Setup of build 86:
## abcd_output
module abcd_output
(
	input clk,						 
	input rstn,
	input rx_pin_in,
	output ch_a_output, ch_b_output, ch_c_output, ch_d_output
);
Size in the first run: about 10,000 cells after synthesis, ~370 flip-flops, ~7 I/O pins, ~74,000 um2 of cells after synthesis.
export LEC_CHECK = 0
export CAP_MARGIN = 10
export CELL_PAD_IN_SITES_DETAIL_PLACEMENT = 2
export CELL_PAD_IN_SITES_GLOBAL_PLACEMENT = 2
export CORE_MARGIN = 10
export CORE_UTILIZATION = 25
export CTS_CLUSTER_DIAMETER = 321
export HOLD_SLACK_MARGIN = 0.27
export MIN_ROUTING_LAYER = met2
export SETUP_SLACK_MARGIN = 5.0
export SLEW_MARGIN = 5
export TNS_END_PERCENT = 5
create_clock -name core_clock -period 118.0 [get_ports {clk}]
run.sh (not shown) runs the stock make flow with config.mk's settings and CLKGATE_MAP_FILE=.
Build 86 reached the final stage; the timing, DRC and antenna checks on its layout passed.
Inputs modified between build 86 and build 14:
- clearing SETUP_SLACK_MARGIN, which used to be 5.0
- swapping 25 for 16 in CORE_UTILIZATION
- clearing CELL_PAD_IN_SITES_GLOBAL_PLACEMENT, which used to be 2
- clearing CTS_CLUSTER_DIAMETER, which used to be 321
- clearing TNS_END_PERCENT, which used to be 5
- clearing MIN_ROUTING_LAYER, which used to be met2
- swapping 10 for 2 in CORE_MARGIN
- clearing HOLD_SLACK_MARGIN, which used to be 0.27
- swapping 10 for 20 in CAP_MARGIN
- clearing CELL_PAD_IN_SITES_DETAIL_PLACEMENT, which used to be 2
- swapping 5 for 20 in SLEW_MARGIN
- swapping 118.0 for 167.0 in the clock period (ns, I/O delays scaled along)
Results
From build 86 to build 14 the numbers moved as follows: non-clock buffer count went down by 26, global-route usage went down by 19 points.
No stage failed in build 14, and the final checks on the layout all came back clean.
Setup changes, build 14 to build 98
- CORE_UTILIZATION: 16 -> 72
- ABC_AREA: unset -> 1
- the clock period (ns, I/O delays scaled along): 167.0 -> 151.0
Findings:
Delta (build 98 minus build 14): total number of cells along the worst setup path fell by 3; die width now sits lower; post-layout worst setup margin +980 ps; global-route usage up 31 points.
Going from build 14 to build 98, area fraction in mux cells went down, setup clock skew after layout went up, cell area after synthesis went up.
When the final numbers for build 98 and build 14 were put side by side, the yosys-reported design area after synthesis turned out to be greater in build 98.
A launch point of the worst path of u2.sub_clk_scl_reg[7] is what build 14 shows, while u2.sub_clk_feq_reg[0] belongs to build 98.

* * *

Setup of run 1:
Starting RTL as in the previous note.
export LEC_CHECK = 0
export ABC_AREA = 1
export CAP_MARGIN = 15
export CORE_ASPECT_RATIO = 0.71
export CORE_MARGIN = 2
export CORE_UTILIZATION = 70
export CTS_CLUSTER_DIAMETER = 216
export MAX_ROUTING_LAYER = met4
export SETUP_SLACK_MARGIN = -2.0
export SLEW_MARGIN = 25
create_clock -name core_clock -period 58.0 [get_ports {clk}]
What the final checks of run 1 revealed, after a flow that finished every stage, was a layout that fails on setup timing.
The inputs of run 2 differ from those of run 1 as listed below.
==> flow/config.mk <==
export PLATFORM = sky130hd
export DESIGN_NAME = abcd_output
export DESIGN_NICKNAME = abcd_output
export VERILOG_FILES = /design/flow/design.v
export SDC_FILE = /design/flow/constraint.sdc
export NUM_CORES = 4
export LEC_CHECK = 0
export CAP_MARGIN = 20
export CORE_MARGIN = 2
export CORE_UTILIZATION = 19
export SLEW_MARGIN = 20
==> flow/constraint.sdc <==
create_clock -name core_clock -period 151.0 [get_ports {clk}]
set_input_delay 30.2000 -clock core_clock [delete_from_list [all_inputs] [get_ports {clk}]]
set_output_delay 30.2000 -clock core_clock [all_outputs]
set_load 0.01 [all_outputs]
Notes after the runs:
Run 2 went all the way through synthesis, placement and routing and the layout is clean on timing, DRC and antenna. When run 2 is set beside run 1, its final worst slack turns out to be 48.53 ns larger. Number of global-route vias before repair (run 2 vs. run 1) decreases by more than 10%. Comparing run 2 and run 1, the lower iteration count of the initial detailed-routing pass was measured on run 2. Comparing number of logic inverters in the finished layout for run 2 and run 1, the bigger number came from run 1. Diff run 2 and run 1: register share of the cell area lower in run 1. Average cell area after synthesis (run 1 / run 2): 0.871. Of run 2 and run 1, the run reporting the lower final cycle utilization of the critical path was run 2. Synthesized area went down by a few percent going from run 1 to run 2.
Here is what was changed in the inputs of run 3 compared with run 2.
--- a/flow/config.mk
+++ b/flow/config.mk
@@ -7,5 +7,6 @@
 export LEC_CHECK = 0
-export CAP_MARGIN = 20
+export CAP_MARGIN = 5
+export CELL_PAD_IN_SITES_GLOBAL_PLACEMENT = 2
 export CORE_MARGIN = 2
-export CORE_UTILIZATION = 19
+export CORE_UTILIZATION = 40
 export SLEW_MARGIN = 20
==> flow/constraint.sdc <==
create_clock -name core_clock -period 110.0 [get_ports {clk}]
set_input_delay 22.0000 -clock core_clock [delete_from_list [all_inputs] [get_ports {clk}]]
set_output_delay 22.0000 -clock core_clock [all_outputs]
set_load 0.01 [all_outputs]
--- outcome ---
Run 3 completed every stage of the flow, and the final layout passed the timing, DRC and antenna checks.
The core of run 3 is more densely filled than that of run 2.
Run 2 has lower global-route met2 utilization than run 3.
Changes observed in run 3 relative to run 2: met1 usage in global routing now larger; final critical path time including I/O delays and setup now smaller.
Via total after detailed routing of run 3 exceeds that of run 2 slightly.
Run 3: register-to-register slack 39.00 ns below run 2
Of the two values seen for worst setup path startpoint, u2.sub_clk_scl_reg[15] was produced by run 3 and u2.sub_clk_scl_reg[1] by run 2.
[inputs] run 4 vs run 3
--- a/flow/config.mk
+++ b/flow/config.mk
@@ -7,6 +7,6 @@
 export LEC_CHECK = 0
-export CAP_MARGIN = 5
-export CELL_PAD_IN_SITES_GLOBAL_PLACEMENT = 2
+export CAP_MARGIN = 20
 export CORE_MARGIN = 2
-export CORE_UTILIZATION = 40
+export CORE_UTILIZATION = 71
+export CTS_CLUSTER_SIZE = 36
 export SLEW_MARGIN = 20
==> flow/constraint.sdc <==
create_clock -name core_clock -period 104.0 [get_ports {clk}]
set_input_delay 20.8000 -clock core_clock [delete_from_list [all_inputs] [get_ports {clk}]]
set_output_delay 20.8000 -clock core_clock [all_outputs]
set_load 0.01 [all_outputs]
[summary]
Run 4 has completed all stages; timing, DRC and antenna checks passed.
Delta (run 4 minus run 3): maximum frequency moved up, largest net degree at the start of global routing moved up, register-to-register slack moved down.
Actual transition at the worst max-transition pin, run 4 and run 3: smaller value in run 4
Run 3 vs run 4, slowest cell on the critical path: sky130_fd_sc_hd__a21oi_1 vs sky130_fd_sc_hd__or4_4
Delta(clock skew after layout, run 4 - run 3) > 0

* * *

north:
abcd_output again, from the RTL that the note above started with.
Settings: LEC_CHECK=0, ABC_AREA=1, CAP_MARGIN=30, CELL_PAD_IN_SITES_GLOBAL_PLACEMENT=1, CORE_ASPECT_RATIO=0.77, CORE_MARGIN=9, CORE_UTILIZATION=33, CTS_CLUSTER_DIAMETER=198, GPL_ROUTABILITY_DRIVEN=0, PLACE_DENSITY_LB_ADDON=0.25, SETUP_SLACK_MARGIN=-2.0, SLEW_MARGIN=25, TNS_END_PERCENT=35; clock period 95.9 ns.
Edits applied to the flow inputs when going from north to south:
- PLACE_DENSITY_LB_ADDON removed (was 0.25)
- CORE_UTILIZATION changed from 33 to 55
- CORE_MARGIN changed from 9 to 2
- TNS_END_PERCENT removed (was 35)
- PLACE_DENSITY newly set to 0.69
- GPL_ROUTABILITY_DRIVEN removed (was 0)
- CTS_CLUSTER_DIAMETER changed from 198 to 75
- CELL_PAD_IN_SITES_GLOBAL_PLACEMENT removed (was 1)
- ABC_AREA changed from 1 to 0
### Flow results
south: full flow OK, the timing, DRC and antenna checks passed
south ended up with a higher total routing resource utilization after global routing than north did.
Against north, south comes in 15 lower on clock-buffer cell count.
Any difference in sequential cell area in the final layout between south and north is small enough to ignore.
Modified inputs, east compared to south
- CORE_UTILIZATION now 70, was 55
- PLACE_DENSITY no longer set, was 0.69
- ABC_AREA now 1, was 0
- the clock period (ns, I/O delays scaled along) now 78.4, was 95.9
Results
Of the two values seen for library cell contributing the largest single delay on the critical path, or4_4 was produced by south and dfstp_2 by east. Going from south to east, area fraction in compound gates went down 7.8 points, fraction of synthesized cell area in xor and xnor cells shows a reduction of 0.28 points, wire length saw a decrease.
Input-level comparison between west and east:
- SETUP_SLACK_MARGIN no longer set, was -2.0
- CORE_ASPECT_RATIO no longer set, was 0.77
- CTS_CLUSTER_SIZE now 23, previously not set
- SLEW_MARGIN now 20, was 25
- HOLD_SLACK_MARGIN now -0.08, previously not set
- CTS_CLUSTER_DIAMETER no longer set, was 75
- CAP_MARGIN now 20, was 30
- the clock period (ns, I/O delays scaled along) now 57.6, was 78.4
==> results <==
- west did not finish; the tool stopped in global routing with error ODB-0269.
- Height of the die delta for west relative to east: 40 microns higher
- Reported for west and east, gate count after technology mapping turned out identical to the last digit.
- Count of instances resized after the clock tree is built in west vs east: up 214

* * *

abcd_output again, from the RTL that the note above started with.
clock: 118.0 ns
lec_check: 0
cap_margin: 10
cell_pad_in_sites_detail_placement: 2
cell_pad_in_sites_global_placement: 2
core_aspect_ratio: 1.12
core_margin: 10
core_utilization: 42
cts_cluster_diameter: 321
hold_slack_margin: 0.27
max_routing_layer: met4
min_routing_layer: met2
setup_slack_margin: 5.0
slew_margin: 5
tns_end_percent: 5
The starting point did not get past global routing (5_1_grt).
Edit:
Settings changed: CELL_PAD_IN_SITES_DETAIL_PLACEMENT 2 to default, CELL_PAD_IN_SITES_GLOBAL_PLACEMENT 2 to 3, CORE_ASPECT_RATIO 1.12 to default, CORE_MARGIN 10 to 2, CORE_UTILIZATION 42 to 40, CTS_CLUSTER_DIAMETER 321 to default, HOLD_SLACK_MARGIN 0.27 to default, MAX_ROUTING_LAYER met4 to default, MIN_ROUTING_LAYER met2 to default, SETUP_SLACK_MARGIN 5.0 to default, SLEW_MARGIN 5 to 20, TNS_END_PERCENT 5 to default.
Clock period 118.0 ns to 110.0 ns, I/O delays scaled along.
Outcome:
- The changed run passed the timing, DRC and antenna checks
- synthesized cell count is unchanged
- die size fell by 2.6%
- synthesized area stays the same
Edit:
Settings changed: ABC_AREA from default to 1, CAP_MARGIN 10 to 5, CELL_PAD_IN_SITES_GLOBAL_PLACEMENT 3 to default, CORE_UTILIZATION 40 to 70, MAX_ROUTING_LAYER from default to met4.
Clock period 110.0 ns to 58.5 ns, I/O delays scaled along.
What happened: Now the flow completed, yet does not pass: setup timing; via count rose by 32%; worst hold slack gains 0.0046 ns; cell count rose by 15%; sequential share of layout area fell by 2.2 points.
